Setup of JK:
==> flow/design.v (excerpt) <==
module sdram_logger (
    input         clk,           
    input         rst_n,         
    input  [23:0] timestamp,     
    input  [79:0] geig_data,     
    input  [79:0] mag_data,      
    input         next_byte,     
    input  [15:0] sdram_dq_in,   
    output [15:0] sdram_dq_out,  
    output        sdram_dq_oe,   
    output [12:0] sdram_a,
    output [1:0]  sdram_ba,
    output        sdram_clk_en,
    output        sdram_cke,
    output        sdram_cs,
    output        sdram_ras,
    output        sdram_cas,
    output        sdram_we,
    output        sdram_dqml,
    output        sdram_dqmu,
    output [7:0]  byte_out       
);
wire        sdram_status;
wire [15:0] data_read;
wire        next_read, next_write, read_cmd;
wire [15:0] mc_data_out;
wire [1:0]  mc_ba_out, mc_cmd_out;
wire [8:0]  mc_col_out;
wire [12:0] mc_row_out;
wire [1:0]  ba_read, ba_write;
wire [8:0]  col_read, col_write;
wire [12:0] row_read, row_write;
memory_controller memory_controller_0(
    .CLK_48MHZ    ( clk ),
    .RESET        ( rst_n ),
    .SDRAM_STATUS ( sdram_status ),
    .READ_CMD     ( read_cmd ),
    .GEIG_DATA    ( geig_data ),
    .MAG_DATA     ( mag_data ),
    .BA_READ      ( ba_read ),
    .COL_READ     ( col_read ),
    .ROW_READ     ( row_read ),
    .BA_WRITE     ( ba_write ),
    .COL_WRITE    ( col_write ),
    .ROW_WRITE    ( row_write ),
    .NEXT_READ    ( next_read ),
    .NEXT_WRITE   ( next_write ),
    .DATA_OUT     ( mc_data_out ),
    .BA_OUT       ( mc_ba_out ),
    .COL_OUT      ( mc_col_out ),
    .ROW_OUT      ( mc_row_out ),
    .CMD_OUT      ( mc_cmd_out )
);
  ...
Size in the first run: about 660 flip-flops, roughly 250 I/O pins, ~33000 um^2 of cells after synthesis.
clock: 7.25 ns
lec_check: 0
abc_area: 0
cap_margin: 15
cell_pad_in_sites_detail_placement: 0
cell_pad_in_sites_global_placement: 0
core_aspect_ratio: 0.92
core_margin: 2
core_utilization: 72
cts_cluster_size: 14
gpl_routability_driven: 1
hold_slack_margin: -0.09
max_routing_layer: met5
place_density: 0.95
setup_slack_margin: -0.01
slew_margin: 20
run.sh (not shown) runs the stock make flow with config.mk's settings and CLKGATE_MAP_FILE=.
JK: complete, dirty (negative setup slack)
Changes in MS relative to JK:
Settings: HOLD_SLACK_MARGIN removed (was -0.09); ABC_AREA removed (was 0); CORE_UTILIZATION changed from 72 to 58; CAP_MARGIN changed from 15 to 20; PLACE_DENSITY removed (was 0.95); CELL_PAD_IN_SITES_DETAIL_PLACEMENT removed (was 0); SETUP_SLACK_MARGIN removed (was -0.01); CTS_CLUSTER_SIZE removed (was 14); GPL_ROUTABILITY_DRIVEN removed (was 1); CELL_PAD_IN_SITES_GLOBAL_PLACEMENT removed (was 0); CORE_ASPECT_RATIO removed (was 0.92); MAX_ROUTING_LAYER removed (was met5).
Notes after the runs:
- MS vs JK on length of the first detailed-routing pass in iterations: MS is the lower one.
- Per the comparison of MS with JK, overall track demand over capacity in global routing lost 13 points; switching power as a share of total power decreased 0.59 points; final standard cell count with taps included and fillers excluded rose by about 4%; pin count of the biggest net entering global routing lost 1.8%.
- [MS] flow finished | final checks: failed | reasons: negative setup slack
- MS: static leakage about 0.8% above JK
- Sort MS and JK by count of instances resized after the clock tree is built, ascending, and JK comes first.
- Compared with JK, in MS sequential share of layout area saw a decrease, sum of routed wire length over all layers went down.
Setup changes, MS to AL
Settings: CORE_UTILIZATION now 40, was 58; the clock period (ns, I/O delays scaled along) now 14.0, was 7.25.
Findings:
AL reached the final stage; the timing, DRC and antenna checks on its layout passed.
Looking at headroom to the max-slew limit, AL sits 3.5 points below MS.
Wire length after detailed routing is lower on MS
AL vs. MS: clock power shows a reduction of about 45%; number of detailed-routing iterations run before antenna repair shows an increase of 3.
> inputs changed (AL -> TR)
Settings: putting CTS_CLUSTER_SIZE at 36 where nothing was set; swapping 40 for 71 in CORE_UTILIZATION; swapping 14.0 for 10.6 in the clock period (ns, I/O delays scaled along).
Results
- Of AL and TR, TR shows the higher actual slew at the worst max-slew pin, with AL below it.
- AL -> TR: leakage dissipation flat
- In the metrics for AL and TR, the one carrying the higher proportion of cell area occupied by registers is TR.
- Critical path depth came out higher on TR than on AL.
- Against AL as the reference, TR delivers a lower area growth from synthesis to final layout.
- TR — core area 37000 um^2 lower, AL as reference
- Taking AL as the reference point, the sequential power of TR rises by about 33%.
## Diff of input files: PW against TR
Settings: clearing CTS_CLUSTER_SIZE, which used to be 36; swapping 71 for 55 in CORE_UTILIZATION; swapping 10.6 for 13.1 in the clock period (ns, I/O delays scaled along).
Notes after the runs:
The area of the multi-input gates was comparable across TR and PW. PW ran to completion and came out clean on the timing, DRC and antenna checks. PW ended with more required time at the endpoint of the critical path than TR. The met3 wire length in PW is 0.68 times that in TR. PW -> TR: number of cells on the worst hold path flat. Compared to TR, the routing of PW uses less wire. Max final non-filler cell total across TR and PW: PW.


Starting RTL as in the previous note.
clock: 7.76 ns
lec_check: 0
abc_area: 0
cap_margin: 20
cell_pad_in_sites_detail_placement: 0
cell_pad_in_sites_global_placement: 3
core_aspect_ratio: 0.92
core_margin: 2
core_utilization: 27
cts_cluster_size: 87
gpl_routability_driven: 0
max_routing_layer: met5
place_density: 0.48
setup_slack_margin: 1.56
slew_margin: 20
The starting point finished with setup timing left.
Then changed:
CAP_MARGIN = 5   (was 20)
CELL_PAD_IN_SITES_GLOBAL_PLACEMENT = 0   (was 3)
CORE_UTILIZATION = 68   (was 27)
GPL_ROUTABILITY_DRIVEN = 1   (was 0)
PLACE_DENSITY = unset   (was 0.48)
SETUP_SLACK_MARGIN = unset   (was 1.56)
clock period = 5.9 ns   (was 7.76 ns; I/O delays follow)
The new run finished but failed the layout checks on setup timing.
Final area goes down by about 3.5%.
Sequential share of layout area goes up by 1.5 points.
Total power goes up by about 25%.
Cell count goes down by about 18%.
Wire length is lower by about 11%.
Hold slack is worse by 0.026 ns.
Register-to-register slack degrades by 1.2 ns.
Die area drops by 60%.
Sequential power rose by 32%.
Setup slack is worse by 0.41 ns.
Combinational power rises by 35%.
Then changed:
ABC_AREA = unset   (was 0)
CAP_MARGIN = 20   (was 5)
CELL_PAD_IN_SITES_DETAIL_PLACEMENT = unset   (was 0)
CELL_PAD_IN_SITES_GLOBAL_PLACEMENT = unset   (was 0)
CORE_ASPECT_RATIO = unset   (was 0.92)
CORE_UTILIZATION = 40   (was 68)
CTS_CLUSTER_SIZE = unset   (was 87)
GPL_ROUTABILITY_DRIVEN = unset   (was 1)
MAX_ROUTING_LAYER = unset   (was met5)
clock period = 11.7 ns   (was 5.9 ns; I/O delays follow)
What happened:
- With this change the flow completed with no timing, DRC or antenna violations
- wire length went down by 12%
- clock skew went up by 0.010 ns
- design area is lower by 4.3%
- core utilization falls by 38 points
- register-to-register slack gets better by 2.6 ns
- clock power falls by 47%
- cell count went up by 5.2%
- setup slack improves by 1.2 ns
- total power decreases by 49%
- via count falls by 13%
Then changed:
clock period = 14.3 ns   (was 11.7 ns; I/O delays follow)
Effect: The changed run completed with no timing, DRC or antenna violations. Sequential power fell by 18%. Worst setup slack improves by 0.57 ns. Hold slack is worse by 0.021 ns. Synthesized area is unchanged. Register-to-register slack gains 1.1 ns. Die size stays the same.
Then changed:
CORE_UTILIZATION = 55   (was 40)
CTS_CLUSTER_DIAMETER = 400   (was unset)
PLACE_DENSITY = 0.4   (was unset)
clock period = 11.7 ns   (was 14.3 ns; I/O delays follow)
=> The new run finished with timing, DRC and antenna clean; synthesized cell count does not change; routed wire length went down by a few percent; area after synthesis does not change; via count went up by a few percent; register-to-register slack loses 0.91 ns; cell count went down by a few percent.
Then changed:
CAP_MARGIN = 0   (was 20)
CORE_UTILIZATION = 71   (was 55)
CTS_CLUSTER_DIAMETER = unset   (was 400)
CTS_CLUSTER_SIZE = 34   (was unset)
PLACE_DENSITY = unset   (was 0.4)
clock period = 7.25 ns   (was 11.7 ns; I/O delays follow)
Outcome:
- Now the flow finished but fails on setup timing
- area after synthesis is unchanged
- utilization goes up by 20 points
- flip-flop count is unchanged


== yarrow ==
sdram_logger again, from the RTL that the note above started with.
Settings: LEC_CHECK=0, CAP_MARGIN=20, CORE_MARGIN=7, CORE_UTILIZATION=64, PLACE_DENSITY_LB_ADDON=0.24, SETUP_SLACK_MARGIN=-1.9, SLEW_MARGIN=20; clock period 19.0 ns.
## Diff of input files: nickel against yarrow
# yarrow
export LEC_CHECK = 0
export CAP_MARGIN = 20
export CORE_MARGIN = 7
export CORE_UTILIZATION = 64
export PLACE_DENSITY_LB_ADDON = 0.24
export SETUP_SLACK_MARGIN = -1.9
export SLEW_MARGIN = 20
create_clock -name core_clock -period 19.0 [get_ports {clk}]
# nickel
export LEC_CHECK = 0
export CAP_MARGIN = 20
export CORE_MARGIN = 2
export CORE_UTILIZATION = 40
export SETUP_SLACK_MARGIN = 3.61
export SLEW_MARGIN = 20
create_clock -name core_clock -period 13.1 [get_ports {clk}]
Per the final summary, nickel finished and its layout is clean on timing, DRC and antenna. Changes observed in nickel relative to yarrow: average via count per standard cell now smaller; area added between synthesis and finish +5.9 points; summed area of non-filler cells in the final layout went up. Compared with yarrow, nickel is hungrier on power. Re sequential fraction of total cell area: nickel and yarrow aren't equal, and the lower value belongs to nickel. Taking yarrow as the reference, in nickel wire length of the first global-routing pass saw an increase, leakage power figure increased by 4.8% relative to the old numbers. Of the two candidates, yarrow has the worse setup clock skew after layout and nickel the better one. Relative to yarrow, the number of instances in the placed design of nickel is higher by 11%. The clock share of power in nickel was higher than what yarrow gave.
Here is what was changed in the inputs of onyx compared with nickel.
# nickel
export LEC_CHECK = 0
export CAP_MARGIN = 20
export CORE_MARGIN = 2
export CORE_UTILIZATION = 40
export SETUP_SLACK_MARGIN = 3.61
export SLEW_MARGIN = 20
create_clock -name core_clock -period 13.1 [get_ports {clk}]
# onyx
export LEC_CHECK = 0
export CAP_MARGIN = 20
export CORE_MARGIN = 2
export CORE_UTILIZATION = 40
export SLEW_MARGIN = 20
create_clock -name core_clock -period 21.4 [get_ports {clk}]
Notes after the runs:
- Highest cell delay on the worst timing path for onyx is higher than for nickel.
- Summary of onyx over nickel: final-layout clock buffer total rose about 2.7%, clock buffer and inverter area fraction after layout about even.
What ember does differently from onyx at the input level:
# onyx
export LEC_CHECK = 0
export CAP_MARGIN = 20
export CORE_MARGIN = 2
export CORE_UTILIZATION = 40
export SLEW_MARGIN = 20
create_clock -name core_clock -period 21.4 [get_ports {clk}]
# ember
export LEC_CHECK = 0
export CAP_MARGIN = 20
export CELL_PAD_IN_SITES_DETAIL_PLACEMENT = 2
export CORE_MARGIN = 2
export CORE_UTILIZATION = 40
export GPL_ROUTABILITY_DRIVEN = 0
export SLEW_MARGIN = 20
create_clock -name core_clock -period 14.0 [get_ports {clk}]
==> comparison <==
Between onyx and ember, the final-stage net count does not differ in any meaningful way. Post-layout total power, ember and onyx: lower on onyx. The worst supply voltage drop on vdd of ember was inferior to that of onyx. ~same post-layout instance area in ember and onyx. Area added between synthesis and finish ends up higher on ember. ember ends up with a depth of the most critical reg-to-reg path that is 1 higher than in onyx. Between ember and onyx, the sequential share of layout area figures differ only marginally. | worst setup margin | ember vs onyx | worse |.
Power figures rest on the tool's default switching activity, not on a simulated workload.
